File: flow/run.sh
#!/bin/bash
# the make line also repeats each setting of config.mk as NAME=value (left out here)
make -C /OpenROAD-flow-scripts/flow DESIGN_CONFIG=/design/flow/config.mk WORK_HOME=/design/flow/orfs CLKGATE_MAP_FILE= finish
File: flow/config.mk
export PLATFORM = sky130hd
export DESIGN_NAME = compff8
export DESIGN_NICKNAME = compff8
export VERILOG_FILES = /design/flow/design.v
export SDC_FILE = /design/flow/constraint.sdc
export NUM_CORES = 4
export LEC_CHECK = 0
export CAP_MARGIN = 20
export CORE_MARGIN = 2
export CORE_UTILIZATION = 68
export CTS_CLUSTER_SIZE = 57
export HOLD_SLACK_MARGIN = 0.28
export SETUP_SLACK_MARGIN = 1.76
export SLEW_MARGIN = 20
File: flow/constraint.sdc
create_clock -name core_clock -period 8.98 [get_ports {clk}]
set_input_delay 1.7960 -clock core_clock [delete_from_list [all_inputs] [get_ports {clk}]]
set_output_delay 1.7960 -clock core_clock [all_outputs]
set_load 0.01 [all_outputs]
File: flow/design.v
`timescale 1ns / 1ps
module compff2(ce,clk,x1,img1,x2,img2,y1,img3,y2,img4);
input ce,clk;
input signed [15:0] x1,img1,x2,img2;
output reg signed [15:0] y1,img3,y2,img4;
always @(posedge clk)
begin
y1 <= x1+x2;
img3 <= img1+ img2 ;
y2 <= x1-x2;
img4 <= img1 - img2;
end
endmodule
`timescale 1ns / 1ps
module compff4(ce,clk,xa1,imga1,xa2,imga2,xa3,imga3,xa4,imga4,yb1,imgb1,yb2,imgb2,yb3,imgb3,yb4,imgb4);
input ce,clk;
input signed[15:0] xa1,imga1,xa2,imga2,xa3,imga3,xa4,imga4;
output reg signed [15:0]yb1,imgb1,yb2,imgb2,yb3,imgb3,yb4,imgb4;
wire signed [15:0] yc1,imgc1,yc2,imgc2,yc3,imgc3,yc4,imgc4;
compff2 a0(ce,clk,xa1,imga1,xa3,imga3,yc1,imgc1,yc2,imgc2);
compff2 a1(ce,clk,xa2,imga2,xa4,imga4,yc3,imgc3,yc4,imgc4);
always @(posedge clk)
begin 
yb1 <= yc1 + yc3;
imgb1 <= imgc1 + imgc3;
yb2 <= yc2 + imgc4;
imgb2 <=  imgc2 - yc4 ;
yb3 <= yc1 - yc3;
imgb3 <= imgc1 - imgc3;
yb4 <= yc2 - imgc4;
imgb4 <= imgc2 +  yc4 ;
end
endmodule
`timescale 1ns / 1ps
module compff8(ce,clk,xg1,imgg1,xg2,imgg2,xg3,imgg3,xg4,imgg4,xg5,imgg5,xg6,imgg6,xg7,imgg7,xg8,imgg8,yh1,imgh1,yh2,imgh2,yh3,imgh3,yh4,imgh4,yh5,imgh5,yh6,imgh6,yh7,imgh7,yh8,imgh8);
input ce,clk;
input signed[15:0] xg1,imgg1,xg2,imgg2,xg3,imgg3,xg4,imgg4,xg5,imgg5,xg6,imgg6,xg7,imgg7,xg8,imgg8;
output reg signed[15:0] yh1,imgh1,yh2,imgh2,yh3,imgh3,yh4,imgh4,yh5,imgh5,yh6,imgh6,yh7,imgh7,yh8,imgh8;
wire signed [15:0] ya[7:0],imga[7:0];
compff4 b1(ce,clk,xg1,imgg1,xg3,imgg3,xg5,imgg5,xg7,imgg7,ya[0],imga[0],ya[1],imga[1],ya[2],imga[2],ya[3],imga[3]);
compff4 b2(ce,clk,xg2,imgg2,xg4,imgg4,xg6,imgg6,xg8,imgg8,ya[4],imga[4],ya[5],imga[5],ya[6],imga[6],ya[7],imga[7]);
function signed [15:0] m707;
input signed [15:0] s;
reg signed [31:0] p;
begin
p = s * 32'sd23167 + 32'sd16384;
m707 = p[30:15];
end
endfunction
always @(posedge clk)                
begin
yh1 <= ya[0] + ya[4]  ;
imgh1 <= imga[0] + imga[4] ;
yh2 <= ya[1]+ m707(ya[5] + imga[5]) ;
imgh2 <= imga[1]+ m707(imga[5] - ya[5]) ;
yh3 <= ya[2] + imga[6];
imgh3 <= imga[2] - ya[6];
yh4 <= ya[3] + m707(imga[7] - ya[7]);
imgh4 <= imga[3] - m707(ya[7] + imga[7]);
yh5 <= ya[0] - ya[4];
imgh5 <= imga[0] - imga[4];
yh6 <= ya[1] - m707(ya[5] + imga[5]);
imgh6 <= imga[1] + m707( ya[5] - imga[5]);
yh7 <= ya[2] - imga[6];
imgh7 <= imga[2] + ya[6];
yh8 <= ya[3] + m707(ya[7] - imga[7]);
imgh8 <= imga[3] + m707(ya[7] + imga[7]);
end
endmodule
==> results of run 1 <==
-- routing by layer --
layer | vias up | global-route usage, % | wire length, µm
met5 | - | 0 | 988
met4 | 56 | 26.1 | 28500
met3 | 1848 | 7.63 | 32200
met2 | 4585 | 66.5 | 128000
met1 | 34800 | 47.5 | 102000
li1 | 32100 | - | -
-- stage by stage --
stage / area [µm²] / TNS [ns]
after detailed placement: 94600 / -5.67
final: 102000 / -64.19
after global routing: 102000 / -73.77
after CTS: 99900 / -0.782
after global placement: 94600 / -1.64
after floorplan: 83800 / 0
-- what timing repair did --
item,CTS,global route
setup endpoints to repair,120,124
resized,298,290
hold buffers,0,0
pin swaps,209,259
buffers inserted,112,76
-- area by class of cell --
type	count	area [µm²]
clock buffers	98	2220
diodes	27	67.6
well taps	1612	2020
multi-input cells	6203	63000
repair buffers	1249	10900
fillers	6550	18300
inverters	2133	8040
clock inverters	53	738
flip-flops and latches	746	15000
==> Slide: Implementation Results, run 1 <==
Synthesis and Place & Route Summary

Die
  – IO Pins: 514
  – Die width: 353 µm
  – Row cnt: 127
  – CORE AREA: 0.120 mm²
  – Die Y: 353 µm
  – Initial core utilization: 68.8%
  – Die area: 0.125 mm²

Critical path
  – Critical path startpoint: b2.imgb2[0]
  – WS Path Type: reg2reg
  – Endpoint type of the worst setup path: flop
  – Data required time at the worst endpoint: 9.63 ns
  – Flop2flop setup slack: -2.68 ns
  – Type of origin of the critical path: flop
  – CP endpoint: yh6[15]
  – Register-to-Register Path Depth: 47
  – Bufs and invs on worst path: 13
  – Most used cell, CP: buf_4
  – Family with the most delay on the worst path: AND-OR/OR-AND gates
  – Critical path depth: 47
  – Crit-path max cell delay: 1.16 ns
  – Critical path arrival: 12.31 ns
  – Crit-path slowest cell: xnor2_1
  – Critical path fanouts, max: 6
  – Worst reg2reg path endpoint: yh6[15]
  – Reg-to-Reg Start: b2.imgb2[0]

Synth
  – And+or+nand+nor area frac: 8.73%
  – Number of enable flip-flop cells: 0
  – Fraction of synthesis flops using an asynchronous set or reset pin: 0%
  – Synth area leader: ha_1
  – Comb area leader: adder cells
  – Area contributors post-synth: ha_1 23%, dfxtp_1 18%, fa_1 18%, inv_1 9.6%, xnor2_1 6.7%
  – Yosys chip area: 0.0828 mm²
  – Max-area cell share: 23.1%
  – Yosys Instances: 9194
  – Syn Nets: 11700
  – Most used flip-flop cell: dfxtp_1
  – Commonest cells in the netlist: 2118 x inv_1, 1529 x ha_1, 746 x dfxtp_1, 730 x fa_1, 634 x xnor2_1
  – Seq share, synth: 18.0%
  – Yosys warning total: 3
  – Adder-cell share of the synthesized area: 40.8%
  – Mux cell area share after synthesis: 0.148%
  – Yosys aoi share: 12.6%
  – Post-Synth XOR/XNOR Area: 9.36%
  – Cell Area, Synth: 0.0828 mm²
  – Ys flops: 746
  – Mapped Cells: 9194
  – Cell Type Count: 89
  – Count leader, synth: inv_1
  – Mean post-synth cell area: 9.00 µm²

Route
  – # DRC: 0
  – WL final: 292 mm
  – 1st-iter DRT viols: 7098
  – First drt pass iteration count: 14
  – Average routed wire per standard cell: 24.1 µm
  – Residual antenna-violating net count after detailed routing: 0
  – Vias: 73400
  – Routed vias/inst: 6.06

Place
  – PortBufs: 512
  – Final Wtd Congestion: 1.04
  – Dpl ws: -0.589 ns
  – Placed Instances: 11800
  – DP HPWL: 201 mm

Hold path
  – Hold crit path type: reg2reg
  – Hold wc startpoint: b2.a1.y2[0]
  – Worst Hold End: b2.yb1[0]
  – Hold Crit Depth: 2

Timing
  – RSZ-0062 raised after global routing: true
  – Hold slack: 0.622 ns
  – Final Hold Viols: 0
  – Worst-margin pin slew: 1.50 ns
  – Final worst slack: -2.68 ns
  – Peak Freq: 85.8 MHz
  – Slew Viols, Final: 3
  – Final setup fails: 68
  – Clock Skew: 0.0911 ns
  – Slew HR: -0.791%
  – Final min period: 11.66 ns
  – Crit share post-route: 130%

Flow run
  – Max Cap Viol: 1
  – Log Warnings: 462

GRT
  – Antenna violations before repair: 50
  – Pin count of the biggest net entering global routing: 23
  – Gr ovfl total: 0
  – Vias in the first global route: 72000
  – Overall Global Routing Usage: 40.0%
  – First-pass GRT wire length: 390 mm

Cells and area
  – Non-Filler Instances: 12100
  – Post-Route Utilization: 84.8%
  – P&R area growth vs syn: 23.2%
  – Nets: 12900

Clock network
  – TritonCTS Buffers: 83
  – CTS root buffer: clkbuf_16
  – Clk latency late pin: 0.79 ns
  – TritonCTS Sinks: 746
  – Clock Tree Buf Depth: 3
  – CTS tree: done
  – H-tree depth: 3
  – Clock Pin Slew Worst Setup and Hold Paths: 0.07 ns

Status
  – Status: complete, but fails checks
  – Fail Reasons: capacitance limit, slew limit, setup timing
==> run 2: changes to the inputs <==
CAP_MARGIN = 15   (was 20)
CELL_PAD_IN_SITES_DETAIL_PLACEMENT = 2   (was default)
CELL_PAD_IN_SITES_GLOBAL_PLACEMENT = 1   (was default)
CORE_MARGIN = 7   (was 2)
CORE_UTILIZATION = 20   (was 68)
CTS_CLUSTER_DIAMETER = 156   (was default)
CTS_CLUSTER_SIZE = 13   (was 57)
GPL_ROUTABILITY_DRIVEN = 0   (was default)
HOLD_SLACK_MARGIN = default   (was 0.28)
MIN_ROUTING_LAYER = met2   (was default)
SETUP_SLACK_MARGIN = default   (was 1.76)
TNS_END_PERCENT = 80   (was default)
clock period = 15.5 ns   (was 8.98 ns; I/O delays follow)
==> Slide: Implementation Results, run 2 <==
Synthesis and Place & Route Summary

Synth
  – Fraction of synthesis flops using an asynchronous set or reset pin: 0% (unchanged)
  – Synth area leader: ha_1
  – Mapped Cells: 9194 (unchanged)
  – Seq share, synth: 18.0% (unchanged)
  – Number of enable flip-flop cells: 0 (unchanged)
  – Mean post-synth cell area: 9.00 µm² (unchanged)
  – Cell Area, Synth: 0.0828 mm² (unchanged)
  – Commonest cells in the netlist: 2118 x inv_1, 1529 x ha_1, 746 x dfxtp_1, 730 x fa_1, 634 x xnor2_1
  – Ys flops: 746 (unchanged)
  – Adder-cell share of the synthesized area: 40.8% (unchanged)
  – Yosys Instances: 9194 (unchanged)
  – Cell Type Count: 89 (unchanged)
  – Comb area leader: adder cells
  – Yosys aoi share: 12.6% (unchanged)
  – Count leader, synth: inv_1
  – Most used flip-flop cell: dfxtp_1
  – Area contributors post-synth: ha_1 23%, dfxtp_1 18%, fa_1 18%, inv_1 9.6%, xnor2_1 6.7%
  – And+or+nand+nor area frac: 8.73% (unchanged)
  – Yosys warning total: 3 (unchanged)
  – Syn Nets: 11700 (unchanged)
  – Yosys chip area: 0.0828 mm² (unchanged)
  – Max-area cell share: 23.1% (unchanged)
  – Post-Synth XOR/XNOR Area: 9.36% (unchanged)
  – Mux cell area share after synthesis: 0.148% (unchanged)

Critical path
  – Type of origin of the critical path: flop
  – Reg-to-Reg Start: b2.imgb2[1]
  – Endpoint type of the worst setup path: flop
  – Bufs and invs on worst path: 4 (-9)
  – Critical path startpoint: b2.imgb2[1]
  – Critical path arrival: 12.15 ns (-0.16 ns)
  – CP endpoint: imgh2[15]
  – Crit-path slowest cell: or3b_2
  – Data required time at the worst endpoint: 16.14 ns (+6.51 ns)
  – Family with the most delay on the worst path: AND-OR/OR-AND gates
  – Worst reg2reg path endpoint: imgh2[15]
  – Flop2flop setup slack: 3.99 ns (+6.67 ns)
  – Critical path depth: 40 (-15%)
  – Register-to-Register Path Depth: 40 (-15%)
  – WS Path Type: reg2reg
  – Most used cell, CP: ha_1
  – Critical path fanouts, max: 10 (+4)
  – Crit-path max cell delay: 0.64 ns (-0.52 ns)

Cells and area
  – P&R area growth vs syn: 17.6%
  – Non-Filler Instances: 15400 (+27%)
  – Nets: 12200 (-5.3%)

Die
  – Initial core utilization: 20.1% (-49 points)
  – Die area: 0.432 mm² (+250%)
  – Die Y: 657 µm (+86%)
  – Die width: 657 µm (+86%)
  – CORE AREA: 0.413 mm² (+240%)
  – IO Pins: 514 (unchanged)
  – Row cnt: 236 (+86%)

Clock network
  – H-tree depth: 3 (unchanged)
  – Resized cells post-CTS: 0 (-100%)
  – Cts hold-fix bufs: 0 (unchanged)
  – TritonCTS Buffers: 74 (-11%)
  – Clock Pin Slew Worst Setup and Hold Paths: 0.08 ns (about the same)
  – Clock Tree Buf Depth: 4 (+1)
  – Clk latency late pin: 0.88 ns (+0.09 ns)
  – CTS tree: done
  – TritonCTS Sinks: 746 (unchanged)
  – CTS root buffer: clkbuf_16
  – Post-CTS Setup Inserts: 0 (-100%)

Route
  – Vias: 90000 (+23%)
  – Residual antenna-violating net count after detailed routing: 0 (unchanged)
  – First drt pass iteration count: 7 (-7)
  – # DRC: 0 (unchanged)
  – WL final: 330 mm (+13%)
  – Average routed wire per standard cell: 21.4 µm (-11%)
  – Routed vias/inst: 5.85 (-3.5%)
  – 1st-iter DRT viols: 10600 (+50%)

GRT
  – Antenna violations before repair: 2 (-96%)
  – First-pass GRT wire length: 480 mm (+23%)
  – Pin count of the biggest net entering global routing: 24 (+4.3%)
  – Gr ovfl total: 0 (unchanged)
  – Overall Global Routing Usage: 22.4% (-18 points)
  – Vias in the first global route: 109000 (+51%)

Hold path
  – Hold crit path type: reg2reg
  – Hold wc startpoint: b1.imgb3[4]
  – Hold Crit Depth: 2 (unchanged)
  – Worst Hold End: imgh7[4]

Timing
  – RSZ-0062 raised after global routing: false
  – Slew HR: 15.1% (+16 points)
  – Crit share post-route: 74.2% (-56 points)
  – Peak Freq: 86.9 MHz (+1.3%)
  – Hold slack: 0.648 ns (+0.0266 ns)
  – Worst-margin pin slew: 1.27 ns (-0.233 ns)
  – Final worst slack: 3.99 ns (+6.67 ns)
  – Final setup fails: 0 (-100%)
  – Final Hold Viols: 0 (unchanged)
  – Setup TNS: 0 ns (+64.19 ns)
  – Clock Skew: 0.136 ns (+0.0450 ns)
  – Slew Viols, Final: 0 (-3)
  – Final min period: 11.51 ns (-0.151 ns)

Place
  – PortBufs: 512 (unchanged)
  – Dpl ws: 4.31 ns (+4.89 ns)
  – DP HPWL: 278 mm (+38%)
  – Placed Instances: 15100 (+29%)

Status
  – Status: no timing/DRC/antenna violations

Flow run
  – Log Warnings: 458 (-0.87%)
  – Max Cap Viol: 0 (-1)
[run 2: layout make-up]
type                    instances  area [µm²]
flip-flops and latches        746       14900
fillers                     47200      315000
multi-input cells            6203       59600
clock buffers                  77        1880
diodes                        181         453
clock inverters                11         101
well taps                    5474        6850
inverters                    2133        8010
repair buffers                570        5560
[run 2: metrics by stage]
step | cell area, µm² | util (%)
after CTS | 96800 | 23.5
after detailed placement | 94800 | 23.0
final | 97300 | 23.6
after global routing | 96900 | 23.5
after floorplan | 82800 | -
after global placement | 94800 | 23.0
[run 2: routing by layer]
metal / vias to the layer above / track usage [%] / wire length [µm]
li1: 30600 / - / -
met1: 32100 / - / 0
met2: 25500 / 27.5 / 173000
met3: 1712 / 29.8 / 134000
met4: 66 / 3.23 / 20900
met5: - / 7.12 / 2760
==> run 3: changes to the inputs <==
ABC_AREA = 1   (was default)
CAP_MARGIN = 20   (was 15)
CELL_PAD_IN_SITES_DETAIL_PLACEMENT = default   (was 2)
CELL_PAD_IN_SITES_GLOBAL_PLACEMENT = default   (was 1)
CORE_MARGIN = 2   (was 7)
CORE_UTILIZATION = 66   (was 20)
CTS_CLUSTER_DIAMETER = default   (was 156)
CTS_CLUSTER_SIZE = default   (was 13)
GPL_ROUTABILITY_DRIVEN = default   (was 0)
HOLD_SLACK_MARGIN = 0.29   (was default)
MIN_ROUTING_LAYER = default   (was met2)
SETUP_SLACK_MARGIN = -0.52   (was default)
TNS_END_PERCENT = default   (was 80)
clock period = 7.82 ns   (was 15.5 ns; I/O delays follow)
==> Slide: Implementation Results, run 3 <==
Synthesis and Place & Route Summary

Critical path
  – Endpoint type of the worst setup path: flop
  – Bufs and invs on worst path: 11 (+7)
  – Data required time at the worst endpoint: 8.46 ns (-7.68 ns)
  – Register-to-Register Path Depth: 41 (+2.5%)
  – CP endpoint: yh8[13]
  – Critical path depth: 41 (+2.5%)
  – Most used cell, CP: nand2_1
  – Family with the most delay on the worst path: adder cells
  – Type of origin of the critical path: flop
  – WS Path Type: reg2reg
  – Critical path arrival: 8.79 ns (-3.36 ns)
  – Crit-path slowest cell: fa_1
  – Critical path startpoint: b2.imgb4[5]
  – Crit-path max cell delay: 0.55 ns (-0.09 ns)
  – Critical path fanouts, max: 6 (-4)
  – Worst reg2reg path endpoint: yh8[13]
  – Flop2flop setup slack: -0.33 ns (-4.32 ns)
  – Reg-to-Reg Start: b2.imgb4[5]

Timing
  – Final setup fails: 73 (+73)
  – Final worst slack: -0.329 ns (-4.32 ns)
  – Worst-margin pin slew: 1.42 ns (+0.152 ns)
  – Slew Viols, Final: 0 (unchanged)
  – Final min period: 8.15 ns (-3.36 ns)
  – Crit share post-route: 104% (+30 points)
  – Peak Freq: 123 MHz (+41%)
  – Clock Skew: 0.0460 ns (-0.0900 ns)
  – Setup TNS: -9.61 ns (-9.61 ns)
  – Slew HR: 5.04% (-10 points)
  – RSZ-0062 raised after global routing: true
  – Final Hold Viols: 0 (unchanged)
  – Hold slack: 0.618 ns (-0.0300 ns)

Route
  – Average routed wire per standard cell: 20.1 µm (-6.3%)
  – Residual antenna-violating net count after detailed routing: 0 (unchanged)
  – WL final: 305 mm (-7.5%)
  – First drt pass iteration count: 12 (+5)
  – Routed vias/inst: 5.64 (-3.5%)
  – # DRC: 0 (unchanged)
  – Vias: 85700 (-4.7%)
  – 1st-iter DRT viols: 8123 (-24%)

Clock network
  – H-tree depth: 3 (unchanged)
  – Clock Tree Buf Depth: 3 (-1)
  – Cts hold-fix bufs: 0 (unchanged)
  – TritonCTS Sinks: 746 (unchanged)
  – Clk latency late pin: 0.74 ns (-0.14 ns)
  – Clock Pin Slew Worst Setup and Hold Paths: 0.07 ns (about the same)
  – CTS root buffer: clkbuf_16
  – TritonCTS Buffers: 84 (+14%)
  – CTS tree: done

Synth
  – Cell Type Count: 54 (-39%)
  – Most used flip-flop cell: dfxtp_1
  – Syn Nets: 14400 (+23%)
  – Comb area leader: adder cells
  – Commonest cells in the netlist: 2753 x inv_1, 1806 x nand2_1, 1529 x ha_1, 866 x a21oi_1, 764 x xor2_1
  – Seq share, synth: 16.3% (-1.7 points)
  – Count leader, synth: inv_1
  – Yosys Instances: 11800 (+29%)
  – Mean post-synth cell area: 7.73 µm² (-14%)
  – Yosys aoi share: 10.8% (-1.8 points)
  – Fraction of synthesis flops using an asynchronous set or reset pin: 0% (unchanged)
  – Mapped Cells: 11800 (+29%)
  – Area contributors post-synth: ha_1 21%, dfxtp_1 16%, fa_1 16%, inv_1 11%, nand2_1 7.4%
  – Number of enable flip-flop cells: 0 (unchanged)
  – Synth area leader: ha_1
  – Adder-cell share of the synthesized area: 36.9% (-4.0 points)
  – Yosys chip area: 0.0915 mm² (+11%)
  – Max-area cell share: 20.9% (-2.2 points)
  – Yosys warning total: 3 (unchanged)
  – Cell Area, Synth: 0.0915 mm² (+11%)
  – Post-Synth XOR/XNOR Area: 8.79% (-0.57 points)
  – Ys flops: 746 (unchanged)
  – And+or+nand+nor area frac: 14.9% (+6.1 points)
  – Mux cell area share after synthesis: 0% (-0.15 points)

GRT
  – Vias in the first global route: 86800 (-20%)
  – First-pass GRT wire length: 465 mm (-3.2%)
  – Antenna violations before repair: 24 (+22)
  – Overall Global Routing Usage: 41.9% (+19 points)
  – Pin count of the biggest net entering global routing: 23 (-4.2%)
  – Gr ovfl total: 0 (unchanged)

Cells and area
  – Post-Route Utilization: 79.9% (+56 points)
  – P&R area growth vs syn: 20.1%
  – Nets: 15800 (+29%)
  – Cell area after layout: 0.110 mm² (+13%)
  – Fillcell total: 9374 (-80%)

Die
  – Initial core utilization: 66.5% (+46 points)
  – Die width: 376 µm (-43%)
  – Row cnt: 136 (-42%)
  – IO Pins: 514 (unchanged)
  – CORE AREA: 0.137 mm² (-67%)
  – Die area: 0.142 mm² (-67%)
  – Die Y: 376 µm (-43%)

Hold path
  – Worst Hold End: b1.imgb2[15]
  – Hold Crit Depth: 2 (unchanged)
  – Hold crit path type: reg2reg
  – Hold wc startpoint: b1.a0.img4[15]

Place
  – Final Wtd Congestion: 1.09
  – PortBufs: 512 (unchanged)
  – DP HPWL: 259 mm (-6.8%)
  – Cell area after placement: 0.106 mm² (+12%)

Flow run
  – Max Cap Viol: 0 (unchanged)
  – Log Warnings: 460 (+0.44%)

Status
  – Status: complete, but fails checks
  – Fail Reasons: setup timing
[run 3: per-layer routing]
layer | global-route usage [%] | vias to the layer above | part of all wire (%)
li1 | - | 39900 | -
met1 | 51.4 | 40400 | 38
met2 | 67.0 | 4284 | 44
met3 | 8.38 | 1086 | 9.4
met4 | 27.8 | 6 | 7.8
met5 | 0 | - | 0.013
[run 3: what timing repair did]
action	in CTS	in global routing
gates resized	4	242
endpoints found under the setup margin	3	84
buffers inserted	0	7
pin swaps	0	41
[run 3: layout make-up]
cell class                 count  area, µm²  area share [%]
antenna                       45        113           0.102
clock buffer                 109       2320            2.11
clock inverter                38        468           0.426
inverter                    2763      10400            9.44
multi-input combinational   8143      66300            60.4
sequential                   746      14900            13.6
tap                         1794       2240            2.04
timing repair buffer        1565      13100            11.9
[run 3: per-stage QoR]
step	cells	setup WS, ns
after detailed placement	15000	-0.543
after CTS	15200	-0.502
after floorplan	11800	-0.184
after global routing	15200	-0.665
final	15200	-0.329
after global placement	15000	-0.312
==> run 4: changes to the inputs <==
ABC_AREA = default   (was 1)
CAP_MARGIN = 15   (was 20)
CELL_PAD_IN_SITES_DETAIL_PLACEMENT = 0   (was default)
CELL_PAD_IN_SITES_GLOBAL_PLACEMENT = 1   (was default)
CORE_UTILIZATION = 68   (was 66)
CTS_CLUSTER_DIAMETER = 156   (was default)
CTS_CLUSTER_SIZE = 13   (was default)
GPL_ROUTABILITY_DRIVEN = 1   (was default)
HOLD_SLACK_MARGIN = default   (was 0.29)
MIN_ROUTING_LAYER = met1   (was default)
SETUP_SLACK_MARGIN = default   (was -0.52)
TNS_END_PERCENT = 80   (was default)
clock period = 8.88 ns   (was 7.82 ns; I/O delays follow)
==> Slide: Implementation Results, run 4 <==
Synthesis and Place & Route Summary

Place
  – PortBufs: 512 (unchanged)
  – Final Wtd Congestion: 1.01 (-7.1%)
  – DP HPWL: 203 mm (-22%)
  – Placed Instances: 12100 (-19%)
  – Dpl ws: -0.863 ns (-0.319 ns)

Critical path
  – Type of origin of the critical path: flop
  – Reg-to-Reg Start: b2.imgb2[0]
  – Flop2flop setup slack: -0.89 ns (-0.56 ns)
  – WS Path Type: reg2reg
  – Worst reg2reg path endpoint: imgh4[13]
  – Most used cell, CP: fa_1
  – Crit-path max cell delay: 0.70 ns (+0.15 ns)
  – Critical path depth: 42 (+2.4%)
  – Critical path fanouts, max: 3 (-3)
  – Register-to-Register Path Depth: 42 (+2.4%)
  – Critical path arrival: 10.35 ns (+1.56 ns)
  – Crit-path slowest cell: fa_1
  – Family with the most delay on the worst path: adder cells
  – Critical path startpoint: b2.imgb2[0]
  – Data required time at the worst endpoint: 9.46 ns (+1.00 ns)
  – CP endpoint: imgh4[13]
  – Endpoint type of the worst setup path: flop
  – Bufs and invs on worst path: 10 (-1)

Die
  – Die area: 0.125 mm² (-12%)
  – IO Pins: 514 (unchanged)
  – Row cnt: 127 (-6.6%)
  – Die Y: 353 µm (-6.2%)
  – CORE AREA: 0.120 mm² (-13%)
  – Die width: 353 µm (-6.2%)
  – Initial core utilization: 68.8% (+2.3 points)

Synth
  – Area contributors post-synth: ha_1 23%, dfxtp_1 18%, fa_1 18%, inv_1 9.6%, xnor2_1 6.7%
  – And+or+nand+nor area frac: 8.73% (-6.1 points)
  – Post-Synth XOR/XNOR Area: 9.36% (+0.57 points)
  – Yosys warning total: 3 (unchanged)
  – Synth area leader: ha_1
  – Cell Type Count: 89 (+65%)
  – Most used flip-flop cell: dfxtp_1
  – Mean post-synth cell area: 9.00 µm² (+17%)
  – Count leader, synth: inv_1
  – Comb area leader: adder cells
  – Yosys chip area: 0.0828 mm² (-9.5%)
  – Fraction of synthesis flops using an asynchronous set or reset pin: 0% (unchanged)
  – Max-area cell share: 23.1% (+2.2 points)
  – Number of enable flip-flop cells: 0 (unchanged)
  – Seq share, synth: 18.0% (+1.7 points)
  – Mapped Cells: 9194 (-22%)
  – Commonest cells in the netlist: 2118 x inv_1, 1529 x ha_1, 746 x dfxtp_1, 730 x fa_1, 634 x xnor2_1
  – Adder-cell share of the synthesized area: 40.8% (+4.0 points)
  – Syn Nets: 11700 (-18%)
  – Yosys Instances: 9194 (-22%)
  – Cell Area, Synth: 0.0828 mm² (-9.5%)
  – Ys flops: 746 (unchanged)
  – Mux cell area share after synthesis: 0.148% (+0.15 points)
  – Yosys aoi share: 12.6% (+1.8 points)

Timing
  – Final min period: 9.77 ns (+1.62 ns)
  – Hold slack: 0.629 ns (+0.0105 ns)
  – Slew Viols, Final: 2 (+2)
  – RSZ-0062 raised after global routing: true
  – Clock Skew: 0.0453 ns (-0.000699 ns)
  – Final setup fails: 55 (-25%)
  – Final Hold Viols: 0 (unchanged)
  – Peak Freq: 102 MHz (-17%)
  – Final worst slack: -0.890 ns (-0.561 ns)
  – Slew HR: -48.5% (-54 points)
  – Worst-margin pin slew: 2.21 ns (+0.792 ns)
  – Crit share post-route: 110% (+5.8 points)
  – Setup TNS: -21.28 ns (-11.67 ns)

Status
  – Status: complete, but fails checks
  – Fail Reasons: capacitance limit, slew limit, setup timing

Route
  – Vias: 72900 (-15%)
  – 1st-iter DRT viols: 6289 (-23%)
  – WL final: 274 mm (-10%)
  – Residual antenna-violating net count after detailed routing: 0 (unchanged)
  – Average routed wire per standard cell: 22.3 µm (+11%)
  – First drt pass iteration count: 9 (-3)
  – Routed vias/inst: 5.91 (+4.9%)
  – # DRC: 0 (unchanged)

Hold path
  – Hold wc startpoint: b2.a0.y2[15]
  – Worst Hold End: b2.yb4[15]
  – Hold Crit Depth: 2 (unchanged)
  – Hold crit path type: reg2reg

Clock network
  – H-tree depth: 3 (unchanged)
  – TritonCTS Buffers: 67 (-20%)
  – Clock Tree Buf Depth: 3 (unchanged)
  – Clock Pin Slew Worst Setup and Hold Paths: 0.07 ns (about the same)
  – TritonCTS Sinks: 746 (unchanged)
  – CTS root buffer: clkbuf_16
  – CTS tree: done
  – Clk latency late pin: 0.69 ns (-0.05 ns)

GRT
  – Antenna violations before repair: 19 (-21%)
  – Vias in the first global route: 71900 (-17%)
  – Pin count of the biggest net entering global routing: 23 (unchanged)
  – First-pass GRT wire length: 378 mm (-19%)
  – Overall Global Routing Usage: 38.5% (-3.4 points)
  – Gr ovfl total: 0 (unchanged)

Cells and area
  – Logic area: 0.0634 mm² (-4.4%)
  – Non-Filler Instances: 12300 (-19%)
  – Storage cell area: 0.0150 mm² (+0.22%)
  – P&R area growth vs syn: 24.9%
  – Post-Route Utilization: 86.0% (+6.0 points)
  – Fillcell total: 6347 (-32%)
  – Nets: 13200 (-17%)

Flow run
  – Log Warnings: 463 (+0.65%)
  – Max Cap Viol: 1 (+1)
-- run 4: final cells by class --
cell class | count | area share [%]
diodes | 13 | 0.0315
inverters | 2133 | 7.78
flip-flops and latches | 746 | 14.5
well taps | 1612 | 1.95
repair buffers | 1537 | 12.7
clock buffers | 67 | 1.62
multi-input cells | 6203 | 61.3
clock inverters | 8 | 0.120
-- run 4: metrics by stage --
| stage | cell area [µm²] |
|---|---|
| 3_3_place_gp | 96500 |
| 6_report | 103000 |
| 5_1_grt | 103000 |
| 4_1_cts | 100000 |
| 3_5_place_dp | 96500 |
| 2_1_floorplan | 83100 |
-- run 4: per-layer routing --
metal | global-route usage (%) | up-vias | wire (µm) | share of wire (%)
met5 | 0 | - | 48 | 0.017
met4 | 27.4 | 10 | 26600 | 9.7
met3 | 6.26 | 1493 | 23100 | 8.4
met2 | 63.9 | 3998 | 127000 | 46
met1 | 45.5 | 34800 | 97900 | 36
li1 | - | 32600 | - | -
-- run 4: what timing repair did --
item,CTS,global route
resized,302,521
endpoints found under the setup margin,67,73
setup buffers,60,91
hold buffers,0,0
pin swaps,191,297
==> run 5: changes to the inputs <==
ABC_AREA = 1   (was default)
CAP_MARGIN = 20   (was 15)
CELL_PAD_IN_SITES_DETAIL_PLACEMENT = default   (was 0)
CELL_PAD_IN_SITES_GLOBAL_PLACEMENT = 3   (was 1)
CORE_UTILIZATION = 40   (was 68)
CTS_CLUSTER_DIAMETER = 347   (was 156)
CTS_CLUSTER_SIZE = default   (was 13)
GPL_ROUTABILITY_DRIVEN = default   (was 1)
HOLD_SLACK_MARGIN = -0.01   (was default)
MIN_ROUTING_LAYER = default   (was met1)
PLACE_DENSITY = 0.82   (was default)
TNS_END_PERCENT = default   (was 80)
clock period = 12.0 ns   (was 8.88 ns; I/O delays follow)
==> Slide: Implementation Results, run 5 <==
Synthesis and Place & Route Summary

Status
  – Status: no timing/DRC/antenna violations

Synth
  – Fraction of synthesis flops using an asynchronous set or reset pin: 0% (unchanged)
  – And+or+nand+nor area frac: 14.9% (+6.1 points)
  – Area contributors post-synth: ha_1 21%, dfxtp_1 16%, fa_1 16%, inv_1 11%, nand2_1 7.4%
  – Comb area leader: adder cells
  – Ys flops: 746 (unchanged)
  – Most used flip-flop cell: dfxtp_1
  – Mapped Cells: 11800 (+29%)
  – Syn Nets: 14400 (+23%)
  – Synth area leader: ha_1
  – Commonest cells in the netlist: 2753 x inv_1, 1806 x nand2_1, 1529 x ha_1, 866 x a21oi_1, 764 x xor2_1
  – Yosys chip area: 0.0915 mm² (+11%)
  – Mean post-synth cell area: 7.73 µm² (-14%)
  – Seq share, synth: 16.3% (-1.7 points)
  – Number of enable flip-flop cells: 0 (unchanged)
  – Cell Area, Synth: 0.0915 mm² (+11%)
  – Adder-cell share of the synthesized area: 36.9% (-4.0 points)
  – Mux cell area share after synthesis: 0% (-0.15 points)
  – Cell Type Count: 54 (-39%)
  – Max-area cell share: 20.9% (-2.2 points)
  – Yosys aoi share: 10.8% (-1.8 points)
  – Count leader, synth: inv_1
  – Yosys Instances: 11800 (+29%)
  – Yosys warning total: 3 (unchanged)
  – Post-Synth XOR/XNOR Area: 8.79% (-0.57 points)

Critical path
  – Endpoint type of the worst setup path: flop
  – Critical path fanouts, max: 9 (+6)
  – Most used cell, CP: inv_1
  – Reg-to-Reg Start: b2.imgb2[13]
  – Crit-path max cell delay: 0.78 ns (+0.08 ns)
  – Critical path startpoint: b2.imgb2[13]
  – Flop2flop setup slack: 2.03 ns (+2.92 ns)
  – Critical path arrival: 10.61 ns (+0.26 ns)
  – Type of origin of the critical path: flop
  – Data required time at the worst endpoint: 12.64 ns (+3.18 ns)
  – Family with the most delay on the worst path: adder cells
  – Register-to-Register Path Depth: 36 (-14%)
  – Crit-path slowest cell: xor2_1
  – Worst reg2reg path endpoint: imgh2[10]
  – Critical path depth: 36 (-14%)
  – CP endpoint: imgh2[10]
  – WS Path Type: reg2reg
  – Bufs and invs on worst path: 9 (-1)

Route
  – Residual antenna-violating net count after detailed routing: 0 (unchanged)
  – Average routed wire per standard cell: 20.4 µm (-8.3%)
  – 1st-iter DRT viols: 4586 (-27%)
  – # DRC: 0 (unchanged)
  – First drt pass iteration count: 7 (-2)
  – Routed vias/inst: 4.98 (-16%)
  – WL final: 315 mm (+15%)
  – Vias: 76700 (+5.3%)

Timing
  – Slew Viols, Final: 0 (-2)
  – RSZ-0062 raised after global routing: false
  – Final worst slack: 2.03 ns (+2.92 ns)
  – Setup TNS: 0 ns (+21.28 ns)
  – Clock Skew: 0.0959 ns (+0.0506 ns)
  – Slew HR: 18.1% (+67 points)
  – Crit share post-route: 83.1% (-27 points)
  – Final Hold Viols: 0 (unchanged)
  – Final setup fails: 0 (-100%)
  – Hold slack: 0.606 ns (-0.0228 ns)
  – Worst-margin pin slew: 1.23 ns (-0.984 ns)
  – Peak Freq: 100 MHz (-2.0%)
  – Final min period: 9.97 ns (+0.198 ns)

Cells and area
  – Nets: 14800 (+12%)
  – P&R area growth vs syn: 12.9%
  – Cell area after layout: 0.103 mm² (-0.13%)
  – Non-Filler Instances: 15400 (+25%)

Clock network
  – CTS root buffer: clkbuf_16
  – CTS tree: done
  – Clock Pin Slew Worst Setup and Hold Paths: 0.06 ns (about the same)
  – Clock Tree Buf Depth: 3 (unchanged)
  – TritonCTS Buffers: 92 (+37%)
  – Cts hold-fix bufs: 0 (unchanged)
  – H-tree depth: 3 (unchanged)
  – Clk latency late pin: 0.79 ns (+0.10 ns)
  – Post-CTS Setup Inserts: 0 (-100%)
  – TritonCTS Sinks: 746 (unchanged)
  – Resized cells post-CTS: 0 (-100%)

Place
  – Placed Instances: 15200 (+26%)
  – Cell area after placement: 0.0998 mm² (+3.4%)
  – DP HPWL: 278 mm (+37%)
  – Dpl ws: 1.96 ns (+2.83 ns)
  – Final Wtd Congestion: 0.940 (-7.4%)
  – PortBufs: 512 (unchanged)

Die
  – Die area: 0.233 mm² (+87%)
  – Initial core utilization: 40.3% (-29 points)
  – Die Y: 482 µm (+37%)
  – Row cnt: 175 (+38%)
  – CORE AREA: 0.227 mm² (+89%)
  – IO Pins: 514 (unchanged)
  – Die width: 482 µm (+37%)

GRT
  – Met3 Use GR: 2.34% (-3.9 points)
  – First-pass GRT wire length: 473 mm (+25%)
  – GRT met2 Usage: 44.0% (-20 points)
  – Vias in the first global route: 77700 (+8.0%)
  – Pin count of the biggest net entering global routing: 23 (unchanged)
  – Gr ovfl total: 0 (unchanged)
  – Antenna violations before repair: 14 (-5)
  – M1 GR Usage: 37.2% (-8.3 points)
  – Overall Global Routing Usage: 26.7% (-12 points)
  – GR peak layer: met2

Hold path
  – Worst Hold End: imgh3[15]
  – Hold crit path type: reg2reg
  – Hold Crit Depth: 2 (unchanged)
  – Hold wc startpoint: b2.yb3[15]

Flow run
  – Max Cap Viol: 0 (-1)
  – Log Warnings: 459 (-0.86%)
run 5: metal layers:
metal  up-vias  routed length (µm)  part of all wire (%)
met2      1810              144000                    46
met3       253               13300                   4.2
met5         -                  10                0.0032
met1     36700              148000                    47
li1      37900                   -                     -
met4         2                9510                   3.0
run 5: layout make-up:
cell class / instances / area, µm²
diodes: 38 / 95.1
well taps: 3009 / 3760
flip-flops and latches: 746 / 14900
fillers: 23200 / 124000
clock buffers: 113 / 2500
clock inverters: 59 / 856
repair buffers: 542 / 5350
multi-input cells: 8143 / 65400
inverters: 2763 / 10400
run 5: through the flow:
step | util (%)
3_5_place_dp | 43.9
4_1_cts | 45.4
6_report | 45.4
3_3_place_gp | 43.9
2_1_floorplan | -
5_1_grt | 45.4
==> run 6: changes to the inputs <==
ABC_AREA = default   (was 1)
CELL_PAD_IN_SITES_DETAIL_PLACEMENT = 2   (was default)
CELL_PAD_IN_SITES_GLOBAL_PLACEMENT = 1   (was 3)
CTS_CLUSTER_DIAMETER = default   (was 347)
HOLD_SLACK_MARGIN = default   (was -0.01)
PLACE_DENSITY = default   (was 0.82)
==> Slide: Implementation Results, run 6 <==
Synthesis and Place & Route Summary

Status
  – Status: no timing/DRC/antenna violations

Die
  – Die area: 0.211 mm² (-9.5%)
  – Row cnt: 166 (-5.1%)
  – Initial core utilization: 40.3% (+0.080 points)
  – Die width: 459 µm (-4.8%)
  – Die Y: 459 µm (-4.8%)
  – CORE AREA: 0.205 mm² (-9.7%)
  – IO Pins: 514 (unchanged)

Synth
  – Number of enable flip-flop cells: 0 (unchanged)
  – Synth area leader: ha_1
  – Fraction of synthesis flops using an asynchronous set or reset pin: 0% (unchanged)
  – Yosys aoi share: 12.6% (+1.8 points)
  – Mapped Cells: 9194 (-22%)
  – Yosys Instances: 9194 (-22%)
  – Yosys chip area: 0.0828 mm² (-9.5%)
  – Mean post-synth cell area: 9.00 µm² (+17%)
  – Commonest cells in the netlist: 2118 x inv_1, 1529 x ha_1, 746 x dfxtp_1, 730 x fa_1, 634 x xnor2_1
  – Ys flops: 746 (unchanged)
  – Max-area cell share: 23.1% (+2.2 points)
  – Yosys warning total: 3 (unchanged)
  – And+or+nand+nor area frac: 8.73% (-6.1 points)
  – Area contributors post-synth: ha_1 23%, dfxtp_1 18%, fa_1 18%, inv_1 9.6%, xnor2_1 6.7%
  – Mux cell area share after synthesis: 0.148% (+0.15 points)
  – Post-Synth XOR/XNOR Area: 9.36% (+0.57 points)
  – Syn Nets: 11700 (-18%)
  – Adder-cell share of the synthesized area: 40.8% (+4.0 points)
  – Cell Type Count: 89 (+65%)
  – Cell Area, Synth: 0.0828 mm² (-9.5%)
  – Most used flip-flop cell: dfxtp_1
  – Seq share, synth: 18.0% (+1.7 points)
  – Count leader, synth: inv_1
  – Comb area leader: adder cells

Timing
  – Slew HR: 8.49% (-9.6 points)
  – Crit share post-route: 94.7% (+12 points)
  – Final setup fails: 0 (unchanged)
  – Peak Freq: 88.0 MHz (-12%)
  – Worst-margin pin slew: 1.37 ns (+0.139 ns)
  – Final Hold Viols: 0 (unchanged)
  – Slew Viols, Final: 0 (unchanged)
  – Clock Skew: 0.0654 ns (-0.0305 ns)
  – Final min period: 11.36 ns (+1.40 ns)
  – Final worst slack: 0.636 ns (-1.40 ns)

Flow run
  – Log Warnings: 457 (-0.44%)
  – Max Cap Viol: 0 (unchanged)

Clock network
  – TritonCTS Buffers: 92 (unchanged)
  – Clock Tree Buf Depth: 3 (unchanged)
  – CTS root buffer: clkbuf_16
  – TritonCTS Sinks: 746 (unchanged)
  – CTS tree: done
  – Clock Pin Slew Worst Setup and Hold Paths: 0.06 ns (about the same)
  – H-tree depth: 3 (unchanged)
  – Cts hold-fix bufs: 0 (unchanged)
  – Clk latency late pin: 0.77 ns (-0.02 ns)
  – Post-CTS Setup Inserts: 0 (unchanged)
  – Resized cells post-CTS: 0 (unchanged)

Critical path
  – Reg-to-Reg Start: b2.yb2[0]
  – Worst reg2reg path endpoint: yh6[15]
  – Crit-path max cell delay: 0.84 ns (+0.06 ns)
  – Most used cell, CP: fa_1
  – Critical path depth: 38 (+5.6%)
  – Endpoint type of the worst setup path: flop
  – CP endpoint: yh6[15]
  – Register-to-Register Path Depth: 38 (+5.6%)
  – Critical path arrival: 11.99 ns (+1.38 ns)
  – Flop2flop setup slack: 0.64 ns (-1.40 ns)
  – WS Path Type: reg2reg
  – Critical path fanouts, max: 3 (-6)
  – Bufs and invs on worst path: 5 (-4)
  – Crit-path slowest cell: o21bai_1
  – Type of origin of the critical path: flop
  – Family with the most delay on the worst path: adder cells
  – Data required time at the worst endpoint: 12.63 ns (about the same)
  – Critical path startpoint: b2.yb2[0]

Route
  – # DRC: 0 (unchanged)
  – Average routed wire per standard cell: 23.3 µm (+14%)
  – Routed vias/inst: 5.16 (+3.7%)
  – Residual antenna-violating net count after detailed routing: 0 (unchanged)
  – Vias: 64800 (-16%)
  – First drt pass iteration count: 4 (-3)
  – WL final: 292 mm (-7.2%)
  – 1st-iter DRT viols: 2269 (-51%)

GRT
  – Gr ovfl total: 0 (unchanged)
  – Vias in the first global route: 74100 (-4.6%)
  – First-pass GRT wire length: 446 mm (-5.8%)
  – Antenna violations before repair: 37 (+23)
  – Overall Global Routing Usage: 27.6% (+0.86 points)
  – Pin count of the biggest net entering global routing: 23 (unchanged)

Hold path
  – Hold Crit Depth: 3 (+1)
  – Hold wc startpoint: b2.a0.y2[0]
  – Hold crit path type: reg2reg
  – Worst Hold End: b2.yb1[0]

Place
  – Dpl ws: 0.866 ns (-1.10 ns)
  – PortBufs: 512 (unchanged)
  – Final Wtd Congestion: 0.916 (-2.6%)
  – DP HPWL: 254 mm (-8.6%)

Cells and area
  – Nets: 12300 (-17%)
  – P&R area growth vs syn: 14.5%
## run 6: through the flow
step	instance area (µm²)	instances	utilization, %	hold slack (ns)	TNS (ns)
floorplan	82800	9194	-	0.512	0
global placement	91300	12300	44.5	0.592	0
detailed placement	91300	12300	44.5	0.606	0
CTS	94700	12500	46.1	0.622	0
global route	94800	12500	46.2	0.640	-0.110
finish	94800	12500	46.2	0.610	0
## run 6: layer usage
layer | share of wire, % | global-route usage [%] | vias up
met4 | 4.0 | 9.62 | 34
met1 | 43 | 34.3 | 32900
li1 | - | - | 30700
met5 | 0.069 | 0 | -
met3 | 3.0 | 3.21 | 337
met2 | 49 | 49.2 | 849
## run 6: final cells by class
cell class,count,area (µm²)
Antenna cell,37,92.6
Timing Repair Buffer,572,5580
Tap cell,2688,3360
Clock buffer,113,2490
Fill cell,22300,110000
Multi-Input combinational cell,6203,59400
Clock inverter,57,846
Inverter,2133,8010
Sequential cell,746,14900
